// c6502
module c6502
(
    input               clock,
    input               ce,
    input               reset_n,
    output      [15:0]  address,
    input       [ 7:0]  in,
    output reg  [ 7:0]  out,
    output reg          we
);
export LEC_CHECK = 0
export CAP_MARGIN = 20
export CELL_PAD_IN_SITES_GLOBAL_PLACEMENT = 0
export CORE_MARGIN = 2
export CORE_UTILIZATION = 71
export CTS_CLUSTER_SIZE = 47
export GPL_TIMING_DRIVEN = 1
export MAX_ROUTING_LAYER = met4
export PLACE_DENSITY_LB_ADDON = 0.02
export SETUP_SLACK_MARGIN = 0.79
export SLEW_MARGIN = 25
export TNS_END_PERCENT = 75
create_clock -name core_clock -period 5.65 [get_ports {clock}]
run.sh (not shown) runs the stock make flow with config.mk's settings and CLKGATE_MAP_FILE=.
Then changed:
CAP_MARGIN = 0   (was 20)
CORE_UTILIZATION = 72   (was 71)
CTS_CLUSTER_DIAMETER = 356   (was not set)
PLACE_DENSITY_LB_ADDON = 0.0   (was 0.02)
SETUP_SLACK_MARGIN = 0.08   (was 0.79)
clock period = 4.03 ns   (was 5.65 ns; I/O delays follow)
After rerunning: This time the run finished but fails on negative setup slack; global-route usage rose by 2.2 points; worst hold slack gets better by 0.012 ns; routed wire length rose by 4.7%; utilization rose by 6.7 points; worst setup slack gets worse by 0.94 ns.
Then changed:
ABC_AREA = 1   (was not set)
CAP_MARGIN = 20   (was 0)
CTS_CLUSTER_DIAMETER = not set   (was 356)
PLACE_DENSITY = 0.84   (was not set)
PLACE_DENSITY_LB_ADDON = not set   (was 0.0)
SETUP_SLACK_MARGIN = not set   (was 0.08)
clock period = 15.8 ns   (was 4.03 ns; I/O delays follow)
This time the run produced a clean layout.
First-iteration DRC count fell by 5.5%.
Clock skew hardly moves.
Wire length rose by 0.64%.
Then changed:
CORE_UTILIZATION = 57   (was 72)
PLACE_DENSITY = not set   (was 0.84)
clock period = 10.5 ns   (was 15.8 ns; I/O delays follow)
Sequential power rises by 51%.
Synthesized area stays the same.
Cell area rises by 0.55%.
Synthesized cell count stays the same.
Final cell count rises by 3.5%.

========
c6502 again, from the RTL that the note above started with.
export LEC_CHECK = 0
export ABC_AREA = 1
export CAP_MARGIN = 0
export CORE_ASPECT_RATIO = 1.37
export CORE_MARGIN = 2
export CORE_UTILIZATION = 72
export CTS_CLUSTER_SIZE = 10
export PLACE_DENSITY = 0.38
export SETUP_SLACK_MARGIN = 0.24
export SLEW_MARGIN = 20
create_clock -name core_clock -period 4.23 [get_ports {clock}]
The starting point never finished: it broke off in global routing (5_1_grt) with GRT-0116.
Change:
- ABC_AREA: 1 -> not set
- CAP_MARGIN: 0 -> 20
- CORE_ASPECT_RATIO: 1.37 -> not set
- CORE_MARGIN: 2 -> 7
- CORE_UTILIZATION: 72 -> 40
- CTS_CLUSTER_SIZE: 10 -> not set
- PLACE_DENSITY: 0.38 -> not set
- SETUP_SLACK_MARGIN: 0.24 -> not set
- clock period: 4.23 -> 9.91 ns (I/O delays scaled with it)
With this change the flow completed without violations; synthesized area hardly moves; synthesized cell count came out lower by 16%; die area came out higher by 97%.
Change:
- CORE_MARGIN: 7 -> 2
- CORE_UTILIZATION: 40 -> 72
- CTS_CLUSTER_SIZE: not set -> 72
- PLACE_DENSITY_LB_ADDON: not set -> 0.0
- SETUP_SLACK_MARGIN: not set -> 2.04
- clock period: 9.91 -> 6.99 ns (I/O delays scaled with it)
What happened: Global-route usage came out higher by 26 points. Worst setup slack got worse by 0.73 ns. First-iteration DRC count grows by well over a third. Cell count shrinks by roughly a tenth.
Change:
- CAP_MARGIN: 20 -> 0
- CTS_CLUSTER_DIAMETER: not set -> 362
- SETUP_SLACK_MARGIN: 2.04 -> not set
The new run completed with no timing, DRC or antenna violations.
Utilization went down by 1.7 points.
Routed wire length went down by 3.6%.
First-iteration DRC count went down by 5.4%.
Hold slack improved by 0.023 ns.

========
Starting RTL as in the previous note.
export LEC_CHECK = 0
export CAP_MARGIN = 20
export CORE_ASPECT_RATIO = 0.5
export CORE_MARGIN = 2
export CORE_UTILIZATION = 72
export CTS_CLUSTER_SIZE = 72
export PLACE_DENSITY_LB_ADDON = 0.0
export SETUP_SLACK_MARGIN = 2.04
export SLEW_MARGIN = 20
create_clock -name core_clock -period 6.99 [get_ports {clock}]
Rerun with:
- ABC_AREA: not set -> 1
- CORE_ASPECT_RATIO: 0.5 -> not set
- CORE_UTILIZATION: 72 -> 71
- CTS_CLUSTER_SIZE: 72 -> not set
- PLACE_DENSITY_LB_ADDON: 0.0 -> 0.02
- SETUP_SLACK_MARGIN: 2.04 -> not set
- TNS_END_PERCENT: not set -> 5
- clock period: 6.99 -> 4.02 ns (I/O delays scaled with it)
Core utilization rose by 3.4 points.
Setup slack gets worse by 1.9 ns.
Worst hold slack gains 0.026 ns.
Rerun with:
- ABC_AREA: 1 -> not set
- CORE_UTILIZATION: 71 -> 63
- PLACE_DENSITY_LB_ADDON: 0.02 -> not set
- TNS_END_PERCENT: 5 -> not set
- clock period: 4.02 -> 4.49 ns (I/O delays scaled with it)
=>
- The new run completed with no timing, DRC or antenna violations
- global-route usage came out lower by 8.6 points
- non-clock buffer count came out higher by 5
- cell area came out lower by 1.0%
- register-to-register slack gains 0.09 ns
- setup slack loses 0.036 ns
- total power came out lower by 17%
- count of clock-buffer cells in the layout came out higher by 3
- synthesized area is about the same
- sequential share of layout area came out higher by 0.21 points

========
job 101:
Starting RTL as in the previous note.
clock: 8.02 ns
lec_check: 0
abc_area: 1
cap_margin: 0
cell_pad_in_sites_global_placement: 3
core_aspect_ratio: 1.85
core_margin: 7
core_utilization: 21
cts_cluster_diameter: 117
cts_cluster_size: 42
gpl_routability_driven: 1
gpl_timing_driven: 1
max_routing_layer: met4
place_density_lb_addon: 0.19
setup_slack_margin: 1.9
slew_margin: 35
tns_end_percent: 75
For job 102, these inputs were changed with respect to job 101:
Settings: removing GPL_ROUTABILITY_DRIVEN (formerly 1); removing CORE_ASPECT_RATIO (formerly 1.85); changing CORE_UTILIZATION from 21 to 40; removing PLACE_DENSITY_LB_ADDON (formerly 0.19); removing GPL_TIMING_DRIVEN (formerly 1); changing CAP_MARGIN from 0 to 20; removing CELL_PAD_IN_SITES_GLOBAL_PLACEMENT (formerly 3); changing SETUP_SLACK_MARGIN from 1.9 to -0.02; removing CTS_CLUSTER_SIZE (formerly 42); removing CTS_CLUSTER_DIAMETER (formerly 117); removing ABC_AREA (formerly 1); removing MAX_ROUTING_LAYER (formerly met4); removing TNS_END_PERCENT (formerly 75); changing the clock period (ns, I/O delays scaled along) from 8.02 to 4.49.
Results
- [diff] final design instance area without fill, job 102 relative to job 101: regression
- For the xor-xnor portion of the synthesized cell area, job 102 came in 3.9 points higher than job 101 did.
- Maximum fanout along the worst path came out lower on job 102 than on job 101.
> inputs changed (job 102 -> job 103)
Settings: changing CORE_MARGIN from 7 to 2; changing CORE_UTILIZATION from 40 to 72; changing SLEW_MARGIN from 35 to 20; removing SETUP_SLACK_MARGIN (formerly -0.02); changing the clock period (ns, I/O delays scaled along) from 4.49 to 7.24.
--- outcome ---
Per the comparison of job 103 with job 102, area taken by flip-flops and latches closely matched the old numbers, sequential share of layout area increased 1.6 points, wire length of the first global-routing pass lower.
Power is estimated from default activity; no workload was simulated.
